Setup of build 74:
// bridge_top
module bridge_top(hclk,hresetn,hwrite,haddr,hwdata,hreadyin,htrans,prdata,pwrite,penable,psel,paddr,pwdata,hrdata,hr_readyout,hresp);
Size in the first run: roughly 2500 cells after synthesis, about 340 flip-flops, ~210 I/O pins, ~16000 um2 of cells after synthesis.
==> flow/config.mk <==
export PLATFORM = sky130hd
export DESIGN_NAME = bridge_top
export DESIGN_NICKNAME = bridge_top
export VERILOG_FILES = /design/flow/design.v
export SDC_FILE = /design/flow/constraint.sdc
export NUM_CORES = 4
export LEC_CHECK = 0
export ABC_AREA = 1
export CAP_MARGIN = 20
export CORE_MARGIN = 2
export CORE_UTILIZATION = 64
export CTS_CLUSTER_SIZE = 100
export SLEW_MARGIN = 20
==> flow/constraint.sdc <==
create_clock -name core_clock -period 3.03 [get_ports {hclk}]
set_input_delay 0.6060 -clock core_clock [delete_from_list [all_inputs] [get_ports {hclk}]]
set_output_delay 0.6060 -clock core_clock [all_outputs]
set_load 0.01 [all_outputs]
run.sh (not shown) runs the stock make flow with config.mk's settings and CLKGATE_MAP_FILE=.
Build 74 ran to completion and came out clean on the timing, DRC and antenna checks.
Here is what was changed in the inputs of build 50 compared with build 74.
--- a/flow/config.mk
+++ b/flow/config.mk
@@ -7,7 +7,8 @@
 export LEC_CHECK = 0
-export ABC_AREA = 1
-export CAP_MARGIN = 20
+export CAP_MARGIN = 10
+export CORE_ASPECT_RATIO = 0.58
 export CORE_MARGIN = 2
-export CORE_UTILIZATION = 64
-export CTS_CLUSTER_SIZE = 100
+export CORE_UTILIZATION = 29
+export GPL_ROUTABILITY_DRIVEN = 0
 export SLEW_MARGIN = 20
+export TNS_END_PERCENT = 35
==> flow/constraint.sdc <==
create_clock -name core_clock -period 4.0 [get_ports {hclk}]
set_input_delay 0.8000 -clock core_clock [delete_from_list [all_inputs] [get_ports {hclk}]]
set_output_delay 0.8000 -clock core_clock [all_outputs]
set_load 0.01 [all_outputs]
[summary]
Area of the mapped netlist, build 50 vs build 74: down by a few percent. [build 50 vs build 74] highest ir drop seen on vdd: lower in build 50. The first-iteration DRC count in build 74 is 1.2 times that in build 50. Diff build 74 -> build 50: first-pass GRT wire length shows a reduction of about 0.4%, total power lost about 26%. Going from build 74 to build 50, register fraction of the total cell area grows by 1.7 points. Summary of the comparison: die area is higher in build 50, relative to build 74. In the reports for build 74 and build 50, the smaller area added between synthesis and finish belongs to build 74.
The following lists how build 44 was set up differently from build 50:
--- a/flow/config.mk
+++ b/flow/config.mk
@@ -7,8 +7,5 @@
 export LEC_CHECK = 0
-export CAP_MARGIN = 10
-export CORE_ASPECT_RATIO = 0.58
+export CAP_MARGIN = 20
 export CORE_MARGIN = 2
-export CORE_UTILIZATION = 29
-export GPL_ROUTABILITY_DRIVEN = 0
+export CORE_UTILIZATION = 66
 export SLEW_MARGIN = 20
-export TNS_END_PERCENT = 35
==> flow/constraint.sdc <==
create_clock -name core_clock -period 2.45 [get_ports {hclk}]
set_input_delay 0.4900 -clock core_clock [delete_from_list [all_inputs] [get_ports {hclk}]]
set_output_delay 0.4900 -clock core_clock [all_outputs]
set_load 0.01 [all_outputs]
--- outcome ---
Build 50 and build 44 all finish clean.
Launching element of the worst setup path = apb_c.present[4]$_DFF_P_: build 50; launching element of the worst setup path = haddr[29]: build 44
[compare] base=build 50 new=build 44: sequential cell count closely matched the old numbers, global routing met2 resource utilization increased by 27 points relative to the old numbers.
Build 44 ended with more DRC marker count from the first detailed-route iteration than build 50.
The run showing the greater number of clock buffers in the layout is build 44.
Cell area of build 44 falls short of that of build 50 slightly.
Changes in build 75 relative to build 44:
--- a/flow/config.mk
+++ b/flow/config.mk
@@ -7,5 +7,8 @@
 export LEC_CHECK = 0
-export CAP_MARGIN = 20
+export CAP_MARGIN = 15
 export CORE_MARGIN = 2
-export CORE_UTILIZATION = 66
+export CORE_UTILIZATION = 67
+export CTS_CLUSTER_DIAMETER = 238
+export GPL_ROUTABILITY_DRIVEN = 1
+export MAX_ROUTING_LAYER = met4
 export SLEW_MARGIN = 20
==> flow/constraint.sdc <==
create_clock -name core_clock -period 1.89 [get_ports {hclk}]
set_input_delay 0.3780 -clock core_clock [delete_from_list [all_inputs] [get_ports {hclk}]]
set_output_delay 0.3780 -clock core_clock [all_outputs]
set_load 0.01 [all_outputs]
[summary]
- Build 75 had finished all stages when the layout checks came back failing, citing negative setup slack.
- For the required time at the endpoint of the critical path, build 75 came in 0.54 ns lower than build 44 did.
- Going from build 44 to build 75, part of the total power dissipated in the clock network grows by 1.7 points.
- Die area | build 75 < build 44
- apb_c.pwdata[8]$_SDFF_PN0_ as the critical path capture point was reported by build 44, and apb_c.paddr[0]$_SDFF_PN0_ by build 75.
- As of build 75, number of violations reported at the end of detailed-routing iteration 0 had risen by more than a quarter compared to build 44.
Here is what was changed in the inputs of build 77 compared with build 75.
--- a/flow/config.mk
+++ b/flow/config.mk
@@ -7,8 +7,5 @@
 export LEC_CHECK = 0
-export CAP_MARGIN = 15
+export CAP_MARGIN = 20
 export CORE_MARGIN = 2
-export CORE_UTILIZATION = 67
-export CTS_CLUSTER_DIAMETER = 238
-export GPL_ROUTABILITY_DRIVEN = 1
-export MAX_ROUTING_LAYER = met4
+export CORE_UTILIZATION = 15
 export SLEW_MARGIN = 20
==> flow/constraint.sdc <==
create_clock -name core_clock -period 6.13 [get_ports {hclk}]
set_input_delay 1.2260 -clock core_clock [delete_from_list [all_inputs] [get_ports {hclk}]]
set_output_delay 1.2260 -clock core_clock [all_outputs]
set_load 0.01 [all_outputs]
Results
Of build 75 and build 77, build 75 shows the lower largest driver fanout on the critical path, with build 77 above it.
Build 75 → build 77: register share of the cell area shows an increase of 1.1 points, switching share of power shows an increase of 1.9 points, register-to-register setup slack shows an increase of 3.03 ns.
Of build 75 and build 77, the higher total via count after detailed routing belongs to build 75.
Build 77 vs build 75: placeable core region up in build 77
Against build 75, build 77 reports a logic share of the area that is lower.
Build 77 did not stop at any stage, and its layout met the timing, DRC and antenna checks.
Build 77 against build 75; final instance area is down by a few percent.
A slowest cell on the critical path of clkdlybuf4s50_1 is what build 77 shows, while dfxtp_1 belongs to build 75.
Build 75 → build 77: number of diodes added for antenna fixing saw an increase; width of the die saw an increase; final worst-path setup slack saw an increase.
Power and IR drop assume default switching activity.
